==> run Z <==
==> flow/design.v <==
`timescale 1us / 1ps
module ARTAU(
    input radar_echo,
    input scan_for_target,
    input [31:0] jet_speed,
    input [31:0] max_safe_distance,
    input RST,
    input CLK,
    output reg radar_pulse_trigger,
    output reg [31:0] distance_to_target,
    output reg threat_detected,
    output reg [1:0] ARTAU_state
);
reg [31:0] distance1;   
reg [31:0] distance2;   
reg [11:0] elapsed_time;   
reg have_prev;          
parameter c0 = 300000000;   
parameter radar_pulse_duration = 300;   
parameter max_listen_time = 2000;   
parameter assess_timeout = 3000;   
wire [40:0] echo_product = c0 * elapsed_time;
wire [40:0] echo_distance = echo_product / 2000;
wire [11:0] elapsed_ms = elapsed_time / 1000;
wire [44:0] predicted_distance = distance2 + jet_speed * elapsed_ms;
always @(posedge CLK or posedge RST) begin
    if (RST) begin
        ARTAU_state <= 2'b00;   
        radar_pulse_trigger <= 0;
        distance_to_target <= 0;
        threat_detected <= 0;
        distance1 <= 0;
        elapsed_time <= 0;
        have_prev <= 0;
    end else begin
        case (ARTAU_state)
            2'b00:   
                if (scan_for_target) begin
                    radar_pulse_trigger <= 1;
                    ARTAU_state <= 2'b01;   
                end
            2'b01:   
                if (elapsed_time < radar_pulse_duration) begin
                    radar_pulse_trigger <= 1;
                    elapsed_time <= elapsed_time + 100;   
                end else begin
                    radar_pulse_trigger <= 0;
                    elapsed_time <= 0;
                    ARTAU_state <= 2'b10;   
                end
            2'b10:   
                if (elapsed_time < max_listen_time) begin
                    if (radar_echo) begin
                        distance1 <= distance2;
                        distance2 <= echo_distance[31:0];
                        elapsed_time <= 0;
                        if (have_prev) begin
                            ARTAU_state <= 2'b11;   
                        end else begin
                            have_prev <= 1;
                            radar_pulse_trigger <= 1;
                            ARTAU_state <= 2'b01;   
                        end
                    end else begin
                        elapsed_time <= elapsed_time + 100;
                    end
                end else begin
                    ARTAU_state <= 2'b00;
                    radar_pulse_trigger <= 0;
                    distance_to_target <= 0;
                    threat_detected <= 0;
                    elapsed_time <= 0;
                    have_prev <= 0;
                end
            2'b11:   
                if (elapsed_time < assess_timeout) begin
                    distance_to_target <= distance2;
                    threat_detected <= (predicted_distance < distance1) && distance2 < max_safe_distance;
                    if (scan_for_target) begin
                        radar_pulse_trigger <= 1;
                        elapsed_time <= 0;
                        ARTAU_state <= 2'b01;   
                    end else begin
                        elapsed_time <= elapsed_time + 100;
                    end
                end else begin
                    ARTAU_state <= 2'b00;
                    radar_pulse_trigger <= 0;
                    distance_to_target <= 0;
                    threat_detected <= 0;
                    elapsed_time <= 0;
                    have_prev <= 0;
                end
        endcase
    end
end
endmodule
module ECSU(
    input CLK,
    input RST,
    input thunderstorm,
    input [5:0] wind,
    input [1:0] visibility,
    input signed [7:0] temperature,
    output reg severe_weather,
    output reg emergency_landing_alert,
    output reg [1:0] ECSU_state
);
    parameter ALL_CLEAR = 2'b00;
    parameter CAUTION = 2'b01;
    parameter HIGH_ALERT = 2'b10;
    parameter EMERGENCY = 2'b11;
    reg [1:0] current_state, next_state;
    always @(posedge CLK or posedge RST) begin
        if (RST) begin
            current_state <= ALL_CLEAR;
        end else begin
            current_state <= next_state;
        end
    end
    always @(*) begin
        severe_weather = (current_state == HIGH_ALERT) || (current_state == EMERGENCY);
        emergency_landing_alert = (current_state == EMERGENCY);
        ECSU_state = current_state;
    end
    always @(*) begin
        next_state = current_state;
        case (current_state)
            ALL_CLEAR: begin
                if (wind >= 11 && wind <= 15)  
                    next_state = CAUTION;
                else if (visibility == 2'b01)  
                    next_state = CAUTION;
                else if (thunderstorm || wind > 15 || temperature > 35 || temperature < -35 || visibility == 2'b11) begin
                    next_state = HIGH_ALERT;
                end
            end
            CAUTION: begin
                if (wind <= 10 && visibility == 2'b00)  
                    next_state = ALL_CLEAR;
                else if (thunderstorm || wind > 15 || temperature > 35 || temperature < -35 || visibility == 2'b11) begin
                    next_state = HIGH_ALERT;
                end
            end
            HIGH_ALERT: begin
                if (temperature < -40 || temperature > 40 || wind > 20) begin
                    next_state = EMERGENCY;
                end else if (!thunderstorm && wind <= 10 && temperature >= -35 && temperature <= 35 && visibility != 2'b11) begin
                    next_state = CAUTION;
                end
            end
            EMERGENCY: begin
            end
        endcase
    end
endmodule
`timescale 1us / 1ps
module ICMS(
    input CLK,
    input RST,
    input radar_echo,
    input scan_for_target,
    input [31:0] jet_speed,
    input [31:0] max_safe_distance,
    input [5:0] wind,
    input thunderstorm,
    input [1:0] visibility,
    input signed [7:0] temperature,
    output radar_pulse_trigger,
    output [31:0] distance_to_target,
    output safe_to_engage,
    output threat_detected,
    output emergency_landing_alert,
    output [1:0] ECSU_state,  
    output [1:0] ARTAU_state
);
   wire severe_weather;
   ARTAU artau_inst (
       .radar_echo(radar_echo),
       .scan_for_target(scan_for_target),
       .jet_speed(jet_speed),
       .max_safe_distance(max_safe_distance),
       .RST(RST),
       .CLK(CLK),
       .radar_pulse_trigger(radar_pulse_trigger),
       .distance_to_target(distance_to_target),
       .threat_detected(threat_detected),
       .ARTAU_state(ARTAU_state)
   );
   ECSU ecsu_inst (
       .CLK(CLK),
       .RST(RST),
       .thunderstorm(thunderstorm),
       .wind(wind),
       .visibility(visibility),
       .temperature(temperature),
       .severe_weather(severe_weather),
       .emergency_landing_alert(emergency_landing_alert),
       .ECSU_state(ECSU_state)
   );
   assign safe_to_engage = (threat_detected) && (!severe_weather);
endmodule
==> flow/run.sh <==
#!/bin/bash
# the make line also repeats each setting of config.mk as NAME=value (left out here)
make -C /OpenROAD-flow-scripts/flow DESIGN_CONFIG=/design/flow/config.mk WORK_HOME=/design/flow/orfs CLKGATE_MAP_FILE= finish
==> flow/config.mk <==
export PLATFORM = sky130hd
export DESIGN_NAME = ICMS
export DESIGN_NICKNAME = ICMS
export VERILOG_FILES = /design/flow/design.v
export SDC_FILE = /design/flow/constraint.sdc
export NUM_CORES = 4
export LEC_CHECK = 0
export ABC_AREA = 0
export CAP_MARGIN = 20
export CELL_PAD_IN_SITES_GLOBAL_PLACEMENT = 1
export CORE_ASPECT_RATIO = 0.5
export CORE_MARGIN = 2
export CORE_UTILIZATION = 63
export CTS_CLUSTER_DIAMETER = 208
export CTS_CLUSTER_SIZE = 99
export GPL_ROUTABILITY_DRIVEN = 0
export SETUP_SLACK_MARGIN = -2.0
export SLEW_MARGIN = 20
export TNS_END_PERCENT = 10
==> flow/constraint.sdc <==
create_clock -name core_clock -period 30.0 [get_ports {CLK}]
set_input_delay 6.0000 -clock core_clock [delete_from_list [all_inputs] [get_ports {CLK}]]
set_output_delay 6.0000 -clock core_clock [all_outputs]
set_load 0.01 [all_outputs]
==> run H: changes against run Z <==
Settings changed: ABC_AREA 0 to not set, CELL_PAD_IN_SITES_GLOBAL_PLACEMENT 1 to not set, CORE_ASPECT_RATIO 0.5 to not set, CORE_UTILIZATION 63 to 40, CTS_CLUSTER_DIAMETER 208 to not set, CTS_CLUSTER_SIZE 99 to not set, GPL_ROUTABILITY_DRIVEN 0 to not set, SETUP_SLACK_MARGIN -2.0 to not set, TNS_END_PERCENT 10 to not set.
==> load_flow_metrics.sql <==
-- flow metrics import
INSERT INTO impl_metrics (metric_group, metric, value, unit) VALUES
('floorplanning', 'rows', '91', ''),
('floorplanning', 'fp.dieW', '253', 'um'),
('cells_and_area', 'final-comb-area', '0.0208', 'sq mm'),
('placement', 'place.detailed.hpwl', '59200', 'um'),
('clocking', 'post_cts.resized_instances', '3', ''),
('sta', 'timing.final.setup_violations', '0', ''),
('outcome', 'outcome', 'finished clean', ''),
('floorplanning', 'core_area', '0.0614', 'sq mm');
-- figures above: run H

==> load_flow_metrics.sql <==
-- flow metrics import
INSERT INTO impl_metrics (metric_group, metric, value, unit) VALUES
('floorplanning', 'core_area', '0.0388', 'sq mm'),
('worst_hold_path', 'hold_path_depth', '2', ''),
('sta', 'worst_slack', '-0.212', 'ns'),
('floorplanning', 'fp.dieW', '284', 'um'),
('floorplanning', 'rows', '51', ''),
('outcome', 'violatedChecks', 'negative setup slack', ''),
('sta', 'timing.final.setup_violations', '2', ''),
('cells_and_area', 'final-comb-area', '0.0205', 'sq mm'),
('placement', 'place.detailed.hpwl', '55900', 'um'),
('outcome', 'outcome', 'finished with violations', '');
-- figures above: run Z



==> run a <==
RTL: the design.v shown in full above, as it stands there.
clock: 19.6 ns
lec_check: 0
abc_area: 1
cap_margin: 5
core_margin: 2
core_utilization: 71
cts_cluster_diameter: 393
cts_cluster_size: 33
hold_slack_margin: -0.1
slew_margin: 20
run.sh (not shown) runs the stock make flow with config.mk's settings and CLKGATE_MAP_FILE=.
==> inputs of run b, as changes to run a <==
==> flow/config.mk (replaced) <==
export PLATFORM = sky130hd
export DESIGN_NAME = ICMS
export DESIGN_NICKNAME = ICMS
export VERILOG_FILES = /design/flow/design.v
export SDC_FILE = /design/flow/constraint.sdc
export NUM_CORES = 4
export LEC_CHECK = 0
export CAP_MARGIN = 20
export CORE_ASPECT_RATIO = 0.54
export CORE_MARGIN = 2
export CORE_UTILIZATION = 71
export CTS_CLUSTER_DIAMETER = 28
export CTS_CLUSTER_SIZE = 73
export SETUP_SLACK_MARGIN = 5.0
export SLEW_MARGIN = 20
==> flow/constraint.sdc (replaced) <==
create_clock -name core_clock -period 30.4 [get_ports {CLK}]
set_input_delay 6.0800 -clock core_clock [delete_from_list [all_inputs] [get_ports {CLK}]]
set_output_delay 6.0800 -clock core_clock [all_outputs]
set_load 0.01 [all_outputs]
==> comparison <==
Run a ended with an error in global routing, error DPL-0038. Run b aborted during global routing. Synthesized cell count: run b is lower than run a (10%). Die area: run b is higher than run a (4.3%). Area after synthesis: run a is smaller than run b (4.0%).


==> inputs of tundra <==
// ICMS: RTL as listed in full above, without the edits since
Settings: LEC_CHECK=0, ABC_AREA=0, CAP_MARGIN=20, CELL_PAD_IN_SITES_GLOBAL_PLACEMENT=1, CORE_ASPECT_RATIO=0.5, CORE_MARGIN=2, CORE_UTILIZATION=63, CTS_CLUSTER_DIAMETER=358, CTS_CLUSTER_SIZE=99, GPL_ROUTABILITY_DRIVEN=0, SETUP_SLACK_MARGIN=-2.0, SLEW_MARGIN=20, TNS_END_PERCENT=10; clock period 30.0 ns.
==> inputs of willow, as changes to tundra <==
ABC_AREA = not set   (was 0)
CELL_PAD_IN_SITES_GLOBAL_PLACEMENT = 3   (was 1)
CORE_ASPECT_RATIO = 1.54   (was 0.5)
CORE_UTILIZATION = 40   (was 63)
CTS_CLUSTER_DIAMETER = 171   (was 358)
CTS_CLUSTER_SIZE = not set   (was 99)
HOLD_SLACK_MARGIN = -0.05   (was not set)
SETUP_SLACK_MARGIN = 4.19   (was -2.0)
TNS_END_PERCENT = not set   (was 10)
==> impl_metrics.csv <==
group,metric,value,unit
run_status,outcome,"complete, but fails checks",
run_status,violations,"setup timing",
final_timing,final-setup-viol-count,2,
place,pre_cts_slack,-0.812,ns
final_timing,fin_setup_tns,-0.403,ns
setup_path,path_depth,102,
global_route,grt_util_met1,45.3,%
global_route,track_usage,33.6,%
die,die_area,40900,um2
final_timing,fin_ws,-0.212,ns
layout,comb_area,20500,um2
the above is filed under tundra

==> impl_metrics.csv <==
group,metric,value,unit
final_timing,final-setup-viol-count,0,
die,die_area,63800,um2
setup_path,path_depth,106,
final_timing,fin_setup_tns,0,ns
run_status,outcome,"timing/DRC/antenna clean",
final_timing,fin_ws,3.72,ns
global_route,grt_util_met1,29.8,%
final_timing,hold_violations,0,
detailed_routing,drc,0,
setup_path,endpoint_kind,"register",
layout,comb_area,22900,um2
global_route,track_usage,26.1,%
the above is filed under willow



==> inputs of v31 <==
Starts from the design.v that is shown in full above.
export LEC_CHECK = 0
export CAP_MARGIN = 20
export CORE_MARGIN = 2
export CORE_UTILIZATION = 40
export SLEW_MARGIN = 20
create_clock -name core_clock -period 29.0 [get_ports {CLK}]
==> v6: changes against v31 <==
CORE_UTILIZATION = 66   (was 40)
==> flow/constraint.sdc (replaced) <==
create_clock -name core_clock -period 24.5 [get_ports {CLK}]
set_input_delay 4.9000 -clock core_clock [delete_from_list [all_inputs] [get_ports {CLK}]]
set_output_delay 4.9000 -clock core_clock [all_outputs]
set_load 0.01 [all_outputs]
==> v24: changes against v31 <==
CELL_PAD_IN_SITES_GLOBAL_PLACEMENT = 1   (was not set)
HOLD_SLACK_MARGIN = -0.05   (was not set)
==> flow/constraint.sdc (replaced) <==
create_clock -name core_clock -period 30.0 [get_ports {CLK}]
set_input_delay 6.0000 -clock core_clock [delete_from_list [all_inputs] [get_ports {CLK}]]
set_output_delay 6.0000 -clock core_clock [all_outputs]
set_load 0.01 [all_outputs]
==> run summary <==
This memo summarizes the results of the implementation run.

Clock tree
Once the clock tree was built, the resizer swapped 2 gates to a different size.

Status
The flow ran to the end and the layout has no timing, DRC or antenna violations.

Final layout
The count of fill cells added during filler insertion is 5949. The flow measured a signed area growth from synthesis to layout of 16.0%. The post-route core utilization is 0.467.

Worst hold path
The worst-case hold path end point is artau_inst.distance_to_target[17]$_DFFE_PP0P_. The most critical min-delay path falls under flop to flop.

Route
The via count normalized by instance count is 6.02.

GRT
The global routing report lists met2 layer usage as 0.373.

Worst setup path
The count of cell instances traversed by the critical path is 99.

Floorplan
Measured along the y axis, the die boundary spans 253 um.
[end of results for v31]
==> run summary <==
This memo summarizes the results of the implementation run.

Status
The flow ran to the end and the layout has no timing, DRC or antenna violations.

Route
The via count normalized by instance count is 5.95.

Placed design
The placed instances occupy a cell area of 27200 um^2.

Final layout
At the end of the flow the core is filled with cells to 0.457. 2598 cells are multi-input combinational gates.

Floorplan
Measured along the y axis, the die boundary spans 253 um.

Clock tree
The cell resize tally after clock tree synthesis is 5.

Worst setup path
For the worst reg-to-reg path, the endpoint reported by OpenROAD is artau_inst.distance2[0]$_DFFE_PP_. The count of cell instances traversed by the critical path is 100.

Worst hold path
The most critical min-delay path falls under flop to flop. STA shows the worst min-delay path finishing at artau_inst.distance1[1]$_DFFE_PP0P_.

GRT
The met2 capacity usage during global routing is 0.395.
[end of results for v24]
==> run summary <==
This memo summarizes the results of the implementation run.

Status
The tool reported: "[ERROR DPL-0038] Utilization greater than 100%, impossible to legalize". The run stopped with a tool error. The last flow stage reached is global routing.

Synthesis
Yosys reported a register bit count of 110. After synthesis, the netlist uses 149 different library cells. Of the total synthesized cell area, the portion taken by AND, OR, NAND and NOR gates is 0.197.

Floorplan
The number of core rows is 70. In this run the count of I/O pins placed on the die edge is 125. The die is 197 um tall.

Placed design
Including well taps, the total number of placed cells is 4368.
[end of results for v6]
